job 3659:
Design kcpsm6, start of the top module:
module kcpsm6 (address, instruction, bram_enable, in_port, out_port, port_id, write_strobe, k_write_strobe, read_strobe, interrupt, interrupt_ack, sleep, reset, clk) ;
parameter [7:0] 	hwbuild = 8'h00 ;
parameter [11:0] 	interrupt_vector = 12'h3FF ;
parameter integer scratch_pad_memory_size = 64 ;   
output [11:0]	address ;
input	 [17:0]    	instruction ;
output		bram_enable ;
input	 [7:0]	in_port ;
output [7:0]	out_port ;
output [7:0]	port_id ;
output		write_strobe ;
output		k_write_strobe ;
output		read_strobe ;
input			interrupt ;
output		interrupt_ack ;
input			sleep ;
input			reset ;
input			clk ;
wire	[2:1]		t_state_value ;
wire	[2:1]		t_state ;
wire 			run_value ;
wire              run ;
wire  		internal_reset_value ;
wire 			internal_reset ;
wire 			sync_sleep ;
wire 			int_enable_type ;
wire 			interrupt_enable_value ;
wire			interrupt_enable ;
wire			sync_interrupt ;
wire 			active_interrupt_value ;
wire 			active_interrupt ;
wire	[2:0]		arith_logical_sel ;
wire			arith_carry_in ;
wire			arith_carry_value ;
wire			arith_carry ;
wire 	[7:0]		half_arith_logical ;
wire 	[7:0]		logical_carry_mask ;
wire 	[7:0]		carry_arith_logical ;
wire 	[7:0]		arith_logical_value ;
wire 	[7:0]		arith_logical_result ;
wire 	[7:0]		shift_rotate_value ;
wire 	[7:0]		shift_rotate_result ;
wire			shift_in_bit ;
wire 	[7:0]		alu_result ;
wire 	[1:0]		alu_mux_sel_value ;
wire 	[1:0]		alu_mux_sel ;
wire			strobe_type ;
wire 			write_strobe_value ;
wire 			k_write_strobe_value ;
wire			read_strobe_value ;
  ...
Size in the first run: about 3200 cells after synthesis, roughly 1400 flip-flops.
clock: 7.85 ns
lec_check: 0
abc_area: 0
cap_margin: 20
cell_pad_in_sites_detail_placement: 1
cell_pad_in_sites_global_placement: 1
core_margin: 2
core_utilization: 20
cts_cluster_diameter: 300
gpl_routability_driven: 0
gpl_timing_driven: 0
hold_slack_margin: 0.28
place_density: 0.37
setup_slack_margin: 2.06
slew_margin: 20
run.sh (not shown) runs the stock make flow with config.mk's settings and CLKGATE_MAP_FILE=.
Here is what was changed in the inputs of job 1198 compared with job 3659.
- HOLD_SLACK_MARGIN no longer set, was 0.28
- SETUP_SLACK_MARGIN no longer set, was 2.06
- CTS_CLUSTER_DIAMETER no longer set, was 300
- GPL_TIMING_DRIVEN no longer set, was 0
- GPL_ROUTABILITY_DRIVEN no longer set, was 0
- CELL_PAD_IN_SITES_DETAIL_PLACEMENT no longer set, was 1
- PLACE_DENSITY now 0.6, was 0.37
- CELL_PAD_IN_SITES_GLOBAL_PLACEMENT no longer set, was 1
- CORE_UTILIZATION now 59, was 20
- ABC_AREA no longer set, was 0
- the clock period (ns, I/O delays scaled along) now 4.36, was 7.85
## What came out
Finished, but not clean: job 1198, with negative setup slack.
Job 1198 ends up with higher sum of internal, switching and leakage power than job 3659 does.
On job 1198: global-route usage is 17 points higher than what job 3659 gave.
There was hardly any difference in area of the synthesized netlist per yosys stat between job 3659 and job 1198.
Sort job 3659 and job 1198 by synthesis-to-finish area growth, ascending, and job 1198 comes first.
Going from job 3659 to job 1198, the combinational cell power was found to have gone up by about 60%.
Area: job 1198 vs job 3659 -> job 1198 smaller
Relative to job 3659, the total number of tap cells measured on job 1198 has decreased by more than half.
Row final number of setup-violating endpoints: job 1198 higher / job 3659 lower
Job 3659 has a lower normalized max-slew margin than job 1198.
As of job 1198, clock-buffer cell count had fallen by more than 10% compared to job 3659.
For job 8314, these inputs were changed with respect to job 1198:
- SETUP_SLACK_MARGIN: unset -> 1.27
- CTS_CLUSTER_SIZE: unset -> 11
- ABC_AREA: unset -> 1
- PLACE_DENSITY_LB_ADDON: unset -> 0.2
- CORE_UTILIZATION: 59 -> 72
- PLACE_DENSITY: 0.6 -> unset
Results
Job 8314 did not finish: a tool error stopped it during global routing.
Job 8314 vs. job 1198: synthesized-area fraction occupied by ao, oa, aoi and oai cells rose by 5.6 points, number of gates resized after CTS rose by 434, number of buffers created by CTS rose by 6, area fraction in mux cells fell by 13 points.
Post-synth design cell area for job 8314 is lower than for job 1198.
diff inputs: job 8314 => job 4775
- ABC_AREA no longer set, was 1
- PLACE_DENSITY now 0.6, previously not set
- CTS_CLUSTER_SIZE no longer set, was 11
- CORE_UTILIZATION now 40, was 72
- PLACE_DENSITY_LB_ADDON no longer set, was 0.2
- SETUP_SLACK_MARGIN no longer set, was 1.27
- the clock period (ns, I/O delays scaled along) now 9.0, was 4.36
The sole clean run among job 4775 and job 8314 is job 4775. Job 8314 did not make it past global routing, where a tool error ended it. Going from job 8314 to job 4775, share of the yosys chip area belonging to registers shows a reduction of 0.93 points; average footprint of a synthesized cell shows an increase of 4.3 um2. The pre-CTS worst setup slack of job 4775 was superior to that of job 8314. Die size delta for job 4775 relative to job 8314: 81% higher. Share of synthesized registers carrying an async set or reset: job 8314 vs job 4775 — no meaningful difference. [job 4775 vs job 8314] post-synthesis chip area from yosys: higher in job 4775. In the flow results for job 4775 and job 8314, the and-or/or-and share of the synthesized area is larger on job 8314.
The inputs of job 4442 differ from those of job 4775 as listed below.
- setting CTS_CLUSTER_SIZE to 22 for the first time
- changing CORE_UTILIZATION from 40 to 70
- changing the clock period (ns, I/O delays scaled along) from 9.0 to 4.51
==> comparison <==
- In job 4442 the implementation ran to completion but is not tape-out ready, as the final checks report negative setup slack.
- Changes observed in job 4442 relative to job 4775: clock latency at the later pin of the worst-skew pair decreased by 0.02 ns relative to the old numbers, setup slack of the critical path after layout decreased by 1.22 ns relative to the old numbers, summed negative setup slack over all endpoints decreased by 0.0062 ns relative to the old numbers, core box area decreased by 0.060 mm2 relative to the old numbers.
- For job 4775, the critical path start-end classification was input pin to output port, unlike job 4442, where it was register to output port.
- When job 4442 is measured against job 4775, its global-route met3 utilization turns out 7.0 points higher.
- Job 4442 ended up with sx_addr4_flop.Q as its start point of the critical path; job 4775 ended up with instruction[6].
- [compare] base=job 4775 new=job 4442: portion of total power attributed to the clock network went down by 1.2 points, post-layout instance area went up by about 4.3%.
No activity file was given, so power comes from the tool's default toggle rates.
